Design router, start of the top module:
module router #(
    parameter AXIS_DATA_WIDTH = 40,
    parameter ID_WIDTH = 4,
    parameter CHANNEL_NUMBER = 5,
    parameter BUFFER_LENGTH = 8,
    parameter MAX_ROUTERS_X = 4,
    parameter MAX_ROUTERS_X_WIDTH
    = $clog2(MAX_ROUTERS_X),
    parameter MAX_ROUTERS_Y = 4,
    parameter MAX_ROUTERS_Y_WIDTH
    = $clog2(MAX_ROUTERS_Y),
    parameter ROUTER_X = 1,
    parameter ROUTER_Y = 2,
    parameter STRB_WIDTH = AXIS_DATA_WIDTH/8
)(
    input  clk_i, rst_n_i,
    input  logic [CHANNEL_NUMBER*AXIS_DATA_WIDTH-1:0] in_tdata_i,
    input  logic [CHANNEL_NUMBER*STRB_WIDTH-1:0]      in_tstrb_i,
    input  logic [CHANNEL_NUMBER*STRB_WIDTH-1:0]      in_tkeep_i,
    input  logic [CHANNEL_NUMBER-1:0]                 in_tlast_i,
    input  logic [CHANNEL_NUMBER*ID_WIDTH-1:0]        in_tid_i,
    input  logic [CHANNEL_NUMBER-1:0]                 in_tvalid_i,
    output logic [CHANNEL_NUMBER-1:0]                 in_tready_o,
    output logic [CHANNEL_NUMBER*AXIS_DATA_WIDTH-1:0] out_tdata_o,
    output logic [CHANNEL_NUMBER*STRB_WIDTH-1:0]      out_tstrb_o,
    output logic [CHANNEL_NUMBER*STRB_WIDTH-1:0]      out_tkeep_o,
    output logic [CHANNEL_NUMBER-1:0]                 out_tlast_o,
    output logic [CHANNEL_NUMBER*ID_WIDTH-1:0]        out_tid_o,
    output logic [CHANNEL_NUMBER-1:0]                 out_tvalid_o,
    input  logic [CHANNEL_NUMBER-1:0]                 out_tready_i
);
For scale: ~4600 cells after synthesis, roughly 2300 flip-flops, ~570 I/O pins, roughly 0.092 mm^2 of cells after synthesis.
==> flow/config.mk <==
export PLATFORM = sky130hd
export DESIGN_NAME = router
export DESIGN_NICKNAME = router
export VERILOG_FILES = /design/flow/design.v
export SDC_FILE = /design/flow/constraint.sdc
export NUM_CORES = 4
export LEC_CHECK = 0
export ABC_AREA = 0
export CAP_MARGIN = 20
export CELL_PAD_IN_SITES_GLOBAL_PLACEMENT = 3
export CORE_ASPECT_RATIO = 1.64
export CORE_MARGIN = 2
export CORE_UTILIZATION = 41
export HOLD_SLACK_MARGIN = 0.24
export MAX_ROUTING_LAYER = met4
export MIN_ROUTING_LAYER = met1
export PLACE_DENSITY = 0.7
export SETUP_SLACK_MARGIN = 0.2
export SLEW_MARGIN = 20
export TNS_END_PERCENT = 85
==> flow/constraint.sdc <==
create_clock -name core_clock -period 9.99 [get_ports {clk_i}]
set_input_delay 1.9980 -clock core_clock [delete_from_list [all_inputs] [get_ports {clk_i}]]
set_output_delay 1.9980 -clock core_clock [all_outputs]
set_load 0.01 [all_outputs]
run.sh (not shown) runs the stock make flow with config.mk's settings and CLKGATE_MAP_FILE=.
Next try:
- ABC_AREA: 0 -> unset
- CELL_PAD_IN_SITES_GLOBAL_PLACEMENT: 3 -> unset
- CORE_ASPECT_RATIO: 1.64 -> unset
- CORE_UTILIZATION: 41 -> 69
- CTS_CLUSTER_SIZE: unset -> 41
- HOLD_SLACK_MARGIN: 0.24 -> unset
- MAX_ROUTING_LAYER: met4 -> unset
- MIN_ROUTING_LAYER: met1 -> unset
- PLACE_DENSITY: 0.7 -> unset
- SETUP_SLACK_MARGIN: 0.2 -> 0.93
- TNS_END_PERCENT: 85 -> unset
- clock period: 9.99 -> 4.11 ns (I/O delays scaled with it)
Outcome: The changed run finished but failed the layout checks on negative setup slack. Cell count came out lower by 7.0%. Wire length rose by 9.8%. Utilization went up by 38 points. Flip-flop count does not change. Synthesized area does not change. Setup slack got worse by 2.9 ns. Design area climbs by 5.9%. Via count rises by 19%. Die area came out lower by 40%.
Next try:
- CORE_ASPECT_RATIO: unset -> 1.54
- CORE_UTILIZATION: 69 -> 70
- PLACE_DENSITY_LB_ADDON: unset -> 0.0
- SETUP_SLACK_MARGIN: 0.93 -> 1.21
- TNS_END_PERCENT: unset -> 5
Effect:
- The changed run completed and failed the layout checks on negative setup slack
- area after synthesis is unchanged
- sequential share of layout area increases by 1.8 points
Next try:
- CORE_ASPECT_RATIO: 1.54 -> unset
- PLACE_DENSITY_LB_ADDON: 0.0 -> unset
- SETUP_SLACK_MARGIN: 1.21 -> 0.45
- TNS_END_PERCENT: 5 -> unset
Effect: The changed run reached the layout checks and failed them: negative setup slack. Critical path depth falls by 2. Via count grows by 4.2%. Setup slack is worse by 0.21 ns. Die area barely changes.


router again, from the RTL that the note above started with.
clock: 4.75 ns
lec_check: 0
cap_margin: 20
core_margin: 2
core_utilization: 66
max_routing_layer: met4
place_density: 0.6
slew_margin: 20
tns_end_percent: 5
The starting point reached the layout checks and failed them: negative setup slack.
Change:
Settings changed: ABC_AREA set to 1, CORE_UTILIZATION 66 to 72, CTS_CLUSTER_DIAMETER set to 394, MAX_ROUTING_LAYER met4 to unset, TNS_END_PERCENT 5 to unset.
Clock period 4.75 ns to 4.44 ns, I/O delays scaled along.
Result:
- The changed run produced a layout that fails on negative setup slack
- worst hold slack gets worse by 410 ps
- cell count went up by well over a third
- first-iteration DRC count rose by well over a third
- cell area goes up by a few percent
- setup slack loses 210 ps
Change:
Settings changed: ABC_AREA 1 to unset, CTS_CLUSTER_DIAMETER 394 to unset, MAX_ROUTING_LAYER set to met4.
Clock period 4.44 ns to 4.78 ns, I/O delays scaled along.
What happened: Now the flow did not get past global routing (5_1_grt); die area went down by 2.4%; synthesized area came out lower by 2.4%; synthesized cell count shrinks by 39%.


router again, from the RTL that the note above started with.
Settings: LEC_CHECK=0, ABC_AREA=1, CAP_MARGIN=20, CORE_MARGIN=2, CORE_UTILIZATION=72, PLACE_DENSITY=0.6, SLEW_MARGIN=20; clock period 6.3 ns.
The starting point completed and failed the layout checks on setup timing.
==> next run, changes <==
ABC_AREA = unset   (was 1)
CORE_UTILIZATION = 66   (was 72)
clock period = 4.11 ns   (was 6.3 ns; I/O delays follow)
Effect:
- The new run reached the layout checks and failed them: setup timing
- via count goes down by 23%
- synthesized cell count is lower by 39%
- critical path depth fell by 2
- setup slack loses 1.7 ns
==> next run, changes <==
ABC_AREA = 1   (was unset)
CORE_ASPECT_RATIO = 1.26   (was unset)
CORE_UTILIZATION = 72   (was 66)
CTS_CLUSTER_DIAMETER = 394   (was unset)
CTS_CLUSTER_SIZE = 18   (was unset)
MAX_ROUTING_LAYER = met4   (was unset)
SETUP_SLACK_MARGIN = 1.13   (was unset)
TNS_END_PERCENT = 5   (was unset)
The new run reached the layout checks and failed them: setup timing.
Design area fell by 1.5%.
Sequential cell count is unchanged.
Cell count rose by 32%.
==> next run, changes <==
ABC_AREA = unset   (was 1)
CORE_ASPECT_RATIO = unset   (was 1.26)
CORE_UTILIZATION = 45   (was 72)
CTS_CLUSTER_DIAMETER = unset   (was 394)
CTS_CLUSTER_SIZE = unset   (was 18)
MAX_ROUTING_LAYER = unset   (was met4)
SETUP_SLACK_MARGIN = unset   (was 1.13)
TNS_END_PERCENT = unset   (was 5)
clock period = 7.5 ns   (was 4.11 ns; I/O delays follow)
This time the run finished with timing, DRC and antenna clean.
Worst setup slack gets better by 1.6 ns.
Via count fell by 34%.
Final cell count drops by 21%.
Count of clock-buffer cells in the layout rises by 48.
Global-route usage fell by 23 points.
Final area goes down by 4.2%.
Core utilization goes down by 34 points.
Sequential share of layout area grows by 2.7 points.
==> next run, changes <==
CORE_UTILIZATION = 66   (was 45)
clock period = 5.83 ns   (was 7.5 ns; I/O delays follow)
What happened: This time the run completed and failed the layout checks on setup timing; routed wire length climbs by 3.7%; cell count drops by 6.4%; via count went up by 7.8%.
==> next run, changes <==
ABC_AREA = 1   (was unset)
CORE_ASPECT_RATIO = 1.26   (was unset)
CORE_UTILIZATION = 72   (was 66)
CTS_CLUSTER_DIAMETER = 394   (was unset)
CTS_CLUSTER_SIZE = 18   (was unset)
clock period = 4.11 ns   (was 5.83 ns; I/O delays follow)
After rerunning: The new run reached the layout checks and failed them: setup timing. Core utilization came out higher by 6.8 points. Final area is higher by 1.6%. Global-route usage climbs by 10 points. Flip-flop count does not change. First-iteration DRC count rose by 89%.
